==> flow/design.v (excerpt) <==
module boron_dec (
    input  clk, rst, start, input [63:0] plain_text, input [79:0] master_key,
    output reg done, output reg [63:0] cipher_text
);
    parameter IDLE = 3'b000, KEYGEN = 3'b011, ROUND = 3'b001;
    reg [2:0] reg_sm_main;
    reg [4:0] reg_round_counter;
    reg [63:0] reg_plaintext;
    wire [63:0] reg_nextplaintext;
    reg [79:0] reg_key;
    wire [79:0] reg_nextkey, dec_reg_nextkey;
    key_scheduler ks(.clk(clk), .rst(rst), .round_counter(reg_round_counter), .i_ks_oldkey(reg_key), .o_ks_newkey(reg_nextkey));
    dec_key_scheduler dks(.clk(clk), .rst(rst), .round_counter(reg_round_counter), .i_ks_oldkey(reg_key), .o_ks_newkey(dec_reg_nextkey));
    dec_add_round_key ark(.i_ark_cipher(reg_plaintext), .i_ark_key(dec_reg_nextkey[63:0]), .o_ark_msg(reg_nextplaintext));
    always @(posedge clk ) begin
        if(!rst) begin
            reg_sm_main <= IDLE;
            done <= 1'b0;
        end
        else begin
            done <= 1'b0;
            case (reg_sm_main)
                IDLE:  
                    if(start) begin
                        reg_plaintext <= plain_text;
                        reg_key <= master_key;
                        reg_sm_main <= KEYGEN;
                        reg_round_counter <= 5'd1;
                    end
                    else
  ...
Settings: LEC_CHECK=0, ABC_AREA=0, CAP_MARGIN=20, CELL_PAD_IN_SITES_DETAIL_PLACEMENT=2, CORE_ASPECT_RATIO=1.48, CORE_MARGIN=9, CORE_UTILIZATION=20, CTS_CLUSTER_DIAMETER=170, GPL_ROUTABILITY_DRIVEN=0, GPL_TIMING_DRIVEN=1, HOLD_SLACK_MARGIN=0.16, MAX_ROUTING_LAYER=met4, MIN_ROUTING_LAYER=met1, PLACE_DENSITY_LB_ADDON=0.2, SETUP_SLACK_MARGIN=0.43, SLEW_MARGIN=20, TNS_END_PERCENT=25; clock period 5.76 ns.
run.sh (not shown) runs the stock make flow with config.mk's settings and CLKGATE_MAP_FILE=.
Next try:
--- a/flow/config.mk
+++ b/flow/config.mk
@@ -9,7 +9,7 @@
 export CAP_MARGIN = 20
 export CELL_PAD_IN_SITES_DETAIL_PLACEMENT = 2
-export CORE_ASPECT_RATIO = 1.48
+export CORE_ASPECT_RATIO = 1.07
 export CORE_MARGIN = 9
-export CORE_UTILIZATION = 20
+export CORE_UTILIZATION = 29
 export CTS_CLUSTER_DIAMETER = 170
 export GPL_ROUTABILITY_DRIVEN = 0
@@ -21,3 +21,3 @@
 export SETUP_SLACK_MARGIN = 0.43
 export SLEW_MARGIN = 20
-export TNS_END_PERCENT = 25
+export TNS_END_PERCENT = 50
Worst setup slack loses 0.16 ns.
Register-to-register slack got worse by 0.02 ns.
Non-clock buffer count is unchanged.
Count of clock-buffer cells in the layout goes up by 4.
Clock power rose by 23%.
Power is higher by about 6.5%.
Wire length is lower by about 9%.
First-iteration DRC count rose by about 43%.
Core utilization rises by 11 points.
Next try:
==> flow/config.mk (replaced) <==
export PLATFORM = sky130hd
export DESIGN_NAME = boron_dec
export DESIGN_NICKNAME = boron_dec
export VERILOG_FILES = /design/flow/design.v
export SDC_FILE = /design/flow/constraint.sdc
export NUM_CORES = 4
export LEC_CHECK = 0
export CAP_MARGIN = 20
export CORE_MARGIN = 2
export CORE_UTILIZATION = 57
export SLEW_MARGIN = 20
==> flow/constraint.sdc (replaced) <==
create_clock -name core_clock -period 2.57 [get_ports {clk}]
set_input_delay 0.5140 -clock core_clock [delete_from_list [all_inputs] [get_ports {clk}]]
set_output_delay 0.5140 -clock core_clock [all_outputs]
set_load 0.01 [all_outputs]
Outcome:
- The new run reached the layout checks and failed them: negative setup slack
- cell count went down by 5.2%
- final area rises by 11%
- total power rises by 130%
- worst hold slack loses 0.013 ns
Next try:
--- a/flow/config.mk
+++ b/flow/config.mk
@@ -9,3 +9,5 @@
 export CORE_MARGIN = 2
 export CORE_UTILIZATION = 57
+export CTS_CLUSTER_SIZE = 41
+export HOLD_SLACK_MARGIN = 0.24
 export SLEW_MARGIN = 20
==> flow/constraint.sdc (replaced) <==
create_clock -name core_clock -period 1.87 [get_ports {clk}]
set_input_delay 0.3740 -clock core_clock [delete_from_list [all_inputs] [get_ports {clk}]]
set_output_delay 0.3740 -clock core_clock [all_outputs]
set_load 0.01 [all_outputs]
=>
- Now the flow died in global routing on GRT-0232
- synthesized cell count is unchanged
- die size is unchanged
- area after synthesis does not change
Next try:
--- a/flow/config.mk
+++ b/flow/config.mk
@@ -8,6 +8,4 @@
 export CAP_MARGIN = 20
 export CORE_MARGIN = 2
-export CORE_UTILIZATION = 57
-export CTS_CLUSTER_SIZE = 41
-export HOLD_SLACK_MARGIN = 0.24
+export CORE_UTILIZATION = 71
 export SLEW_MARGIN = 20
==> flow/constraint.sdc (replaced) <==
create_clock -name core_clock -period 4.97 [get_ports {clk}]
set_input_delay 0.9940 -clock core_clock [delete_from_list [all_inputs] [get_ports {clk}]]
set_output_delay 0.9940 -clock core_clock [all_outputs]
set_load 0.01 [all_outputs]
What happened:
- Now the flow completed without violations
- synthesized area is unchanged
- die size is lower by about a fifth
- synthesized cell count stays the same
No activity file was given, so power comes from the tool's default toggle rates.
